==> v26 <==
Design fir, start of the top module:
module fir
#(
    parameter   DIN_WIDTH    = 8    ,    
                FIR_TAP      = 16   ,    
                COEF_WIDTH   = 8    ,    
                DOUT_WIDTH   = 8        
)
(
    input           clk         ,
    input           rst_n       ,
    input           load_sw     ,                
    input       [ DIN_WIDTH-1:0]    data_in ,    
    input       [COEF_WIDTH-1:0]    coff_in ,    
    output      [DOUT_WIDTH-1:0]    data_out     
    );
clock: 4.92 ns
lec_check: 0
cap_margin: 20
core_margin: 2
core_utilization: 70
slew_margin: 20
run.sh (not shown) runs the stock make flow with config.mk's settings and CLKGATE_MAP_FILE=.
==> inputs of v10, as changes to v26 <==
ABC_AREA = 0   (was unset)
CORE_UTILIZATION = 72   (was 70)
CTS_CLUSTER_DIAMETER = 95   (was unset)
CTS_CLUSTER_SIZE = 14   (was unset)
SETUP_SLACK_MARGIN = 0.38   (was unset)
==> flow/constraint.sdc (replaced) <==
create_clock -name core_clock -period 3.23 [get_ports {clk}]
set_input_delay 0.6460 -clock core_clock [delete_from_list [all_inputs] [get_ports {clk}]]
set_output_delay 0.6460 -clock core_clock [all_outputs]
set_load 0.01 [all_outputs]
==> inputs of v37, as changes to v26 <==
CORE_UTILIZATION = 66   (was 70)
==> flow/constraint.sdc (replaced) <==
create_clock -name core_clock -period 4.7 [get_ports {clk}]
set_input_delay 0.9400 -clock core_clock [delete_from_list [all_inputs] [get_ports {clk}]]
set_output_delay 0.9400 -clock core_clock [all_outputs]
set_load 0.01 [all_outputs]
==> writeup.txt <==
The flow ran to the end, but the layout failed its checks. In this run the layout check failures are negative setup slack. In the final timing run, aggregate negative setup slack is -0.0590 ns. The multi-input combinational area share is 62.3%, and the non-clock buffer instance count of the final layout is 316.

The total length of routed met3 wires was 6.85 mm. Per the layout report, the design carries 66 clock buffers. The tools report the worst flop-to-flop path endpoint as sum[14][16].

CTS added clock buffers totalling 54. Final worst slack: -0.0590 ns. The final tally of setup violations is 1, and the clock network area share is 3.06%.

The tools report the termination of the worst setup path as sum[14][16]. Per the detail_route log, the uppermost layer with routed signals is met5. The cell sequence reported for the critical path is buf_8 > clkbuf_16 > and2_4 > fa_2 > fa_1 > inv_1 > fa_1 > fa_1 > inv_2 > ha_4 > buf_6 > a311o_1 > or3_4 > a311o_1 > o31ai_2 > xor2_1.
the above is filed under v26

==> writeup.txt <==
Of the total standard cell area in the layout, the multi-input combinational portion is 60.4%. The final worst slack was -0.194 ns. The worst flop-to-flop path endpoint was sum[14][16]. The critical path goes through buf_12 > buf_16 > buf_12 > and2_4 > fa_1 > ha_1 > inv_2 > fa_1 > fa_1 > inv_2 > ha_4 > and2_4 > a311o_1 > or3_4 > a311o_1 > o31ai_2 > xor2_1.

The termination of the worst setup path is sum[14][16]. TritonCTS buffer count: 54.

The last timing report of the flow puts the setup violation total at 41. The run finished, with violations left. The clock network area share came out at 3.19%. The layout checks failed on negative setup slack. The detailed router used layers up to and including met4. Summed over all failing endpoints, the final setup total negative slack is -2.85 ns.
the above is filed under v37

==> writeup.txt <==
The flow ran to the end, but the layout failed its checks. A clean result was blocked by negative hold slack, negative setup slack. Per the finish-stage timing summary, setup violations number 243. The final worst slack is -1.98 ns. The final hold violation count is 7. The multi-input combinational area share works out to 59.2%. The worst register-to-register path ends at sum[12][16].

Non-clock buffer instance count of the final layout: 1021. The worst hold slack after final layout came out at -0.0290 ns.

The TritonCTS buffer count is 38.
the above is filed under v10


---

==> inputs of run C <==
==> flow/design.v <==
`timescale 1ns / 1ps
module fir
#(
    parameter   DIN_WIDTH    = 8    ,    
                FIR_TAP      = 16   ,    
                COEF_WIDTH   = 8    ,    
                DOUT_WIDTH   = 8        
)
(
    input           clk         ,
    input           rst_n       ,
    input           load_sw     ,                
    input       [ DIN_WIDTH-1:0]    data_in ,    
    input       [COEF_WIDTH-1:0]    coff_in ,    
    output      [DOUT_WIDTH-1:0]    data_out     
    );
localparam  PROD_WIDTH   = DIN_WIDTH + COEF_WIDTH,  
            ADD_WIDTH    = PROD_WIDTH + clogb2(FIR_TAP) ; 
reg [DIN_WIDTH-1:0] data_in_r;
wire [ADD_WIDTH-1:0] data_out_w;
reg [COEF_WIDTH-1:0] coff [FIR_TAP-1:0];     
wire [PROD_WIDTH-1:0] prod [FIR_TAP-1:0];    
reg [ADD_WIDTH-1:0] sum [FIR_TAP-1:0];       
always @(posedge clk or negedge rst_n) begin: LOAD
    integer i;
    if (!rst_n) begin
        for (i = 0; i <= FIR_TAP-1; i = i +1) begin
            coff[i] <= 'd0;
        end
        data_in_r <= 'd0;
    end else if(!load_sw) begin      
        coff[FIR_TAP-1] <= coff_in;
        for (i = FIR_TAP-1; i > 0; i = i -1) begin
            coff[i-1] <= coff[i];
        end
    end else begin
        data_in_r <= data_in;        
    end
end
genvar k;
generate
    for (k = 0; k < FIR_TAP; k = k + 1) begin
        assign prod[k] = data_in_r * coff[k];
    end
endgenerate
always @(posedge clk or negedge rst_n) begin: SOP
    integer m;
    if (!rst_n) begin
        for (m = 0; m < FIR_TAP; m = m + 1) begin
            sum[m] <= 'd0;
        end
    end else begin
        sum[FIR_TAP-1] <= prod[FIR_TAP-1];
        for (m = FIR_TAP-1; m > 0; m = m - 1) begin
            sum[m-1] <= prod[m-1] + sum[m];
        end
    end
end
assign data_out_w = sum[0];
assign data_out = data_out_w[ADD_WIDTH-1:ADD_WIDTH-DOUT_WIDTH];
function integer clogb2 (input integer depth);
    begin
        for(clogb2=0; depth>1; clogb2=clogb2+1)
        depth = depth >> 1;
    end
endfunction
endmodule
==> flow/run.sh <==
#!/bin/bash
# the make line also repeats each setting of config.mk as NAME=value (left out here)
make -C /OpenROAD-flow-scripts/flow DESIGN_CONFIG=/design/flow/config.mk WORK_HOME=/design/flow/orfs CLKGATE_MAP_FILE= finish
==> flow/config.mk <==
export PLATFORM = sky130hd
export DESIGN_NAME = fir
export DESIGN_NICKNAME = fir
export VERILOG_FILES = /design/flow/design.v
export SDC_FILE = /design/flow/constraint.sdc
export NUM_CORES = 4
export LEC_CHECK = 0
export ABC_AREA = 0
export CAP_MARGIN = 20
export CORE_MARGIN = 2
export CORE_UTILIZATION = 72
export CTS_CLUSTER_DIAMETER = 95
export CTS_CLUSTER_SIZE = 14
export SETUP_SLACK_MARGIN = 0.59
export SLEW_MARGIN = 20
==> flow/constraint.sdc <==
create_clock -name core_clock -period 3.23 [get_ports {clk}]
set_input_delay 0.6460 -clock core_clock [delete_from_list [all_inputs] [get_ports {clk}]]
set_output_delay 0.6460 -clock core_clock [all_outputs]
set_load 0.01 [all_outputs]
==> inputs of run K, as changes to run C <==
- ABC_AREA: 0 -> unset
- CORE_UTILIZATION: 72 -> 40
- CTS_CLUSTER_DIAMETER: 95 -> unset
- CTS_CLUSTER_SIZE: 14 -> unset
- SETUP_SLACK_MARGIN: 0.59 -> unset
==> flow/constraint.sdc (replaced) <==
create_clock -name core_clock -period 5.91 [get_ports {clk}]
set_input_delay 1.1820 -clock core_clock [delete_from_list [all_inputs] [get_ports {clk}]]
set_output_delay 1.1820 -clock core_clock [all_outputs]
set_load 0.01 [all_outputs]
==> inputs of run X, as changes to run C <==
- CELL_PAD_IN_SITES_GLOBAL_PLACEMENT: unset -> 1
- CORE_ASPECT_RATIO: unset -> 1.88
- CORE_UTILIZATION: 72 -> 43
- CTS_CLUSTER_DIAMETER: 95 -> unset
- CTS_CLUSTER_SIZE: 14 -> unset
- MAX_ROUTING_LAYER: unset -> met4
- MIN_ROUTING_LAYER: unset -> met2
- PLACE_DENSITY_LB_ADDON: unset -> 0.18
- SETUP_SLACK_MARGIN: 0.59 -> unset
- SLEW_MARGIN: 20 -> 25
==> flow/constraint.sdc (replaced) <==
create_clock -name core_clock -period 3.99 [get_ports {clk}]
set_input_delay 0.7980 -clock core_clock [delete_from_list [all_inputs] [get_ports {clk}]]
set_output_delay 0.7980 -clock core_clock [all_outputs]
set_load 0.01 [all_outputs]
==> results <==
Logic area: run K 37000 sq um; run C 41500 sq um; run X 40200 sq um
Worst-skew pair later-pin latency: run K 670 ps; run C 650 ps; run X 680 ps
Number of tap cells added at floorplan: run K 1781; run C 969; run X 1620
Status: run K complete, no violations; run C failed layout checks; run X failed layout checks
Reasons for failing layout checks: run K -; run C hold timing, setup timing; run X setup timing
First-pass GRT wire length: run K 203000 um; run C 226000 um; run X 242000 um
Worst Path Max Fanout: run K 40; run C 7; run X 6
Fraction of standard cell area in multi-input logic: run K 63.0%; run C 59.2%; run X 58.0%
Total number of warnings across the stage logs: run K 32; run C 31; run X 29
Hold_ws: run K 454 ps; run C -29.0 ps; run X 97.5 ps
Average wire per standard cell: run K 15.6 um; run C 25.3 um; run X 19.0 um
Clock buf/inv share: run K 3.47%; run C 1.71%; run X 2.42%
Detailed-route vias per instance: run K 4.80; run C 6.28; run X 6.68
DRT Wirelength: run K 117000 um; run C 191000 um; run X 155000 um
Unrepaired setup endpoints after global routing: run K false; run C true; run X true
Top Layer Used: run K met4; run C met5; run X met4
Horizontal extent of the die: run K 372 um; run C 279 um; run X 263 um
Number of fill cells in the layout: run K 13100; run C 2225; run X 11300
Routability Congestion: run K 0.862; run C 0.861; run X 0.895
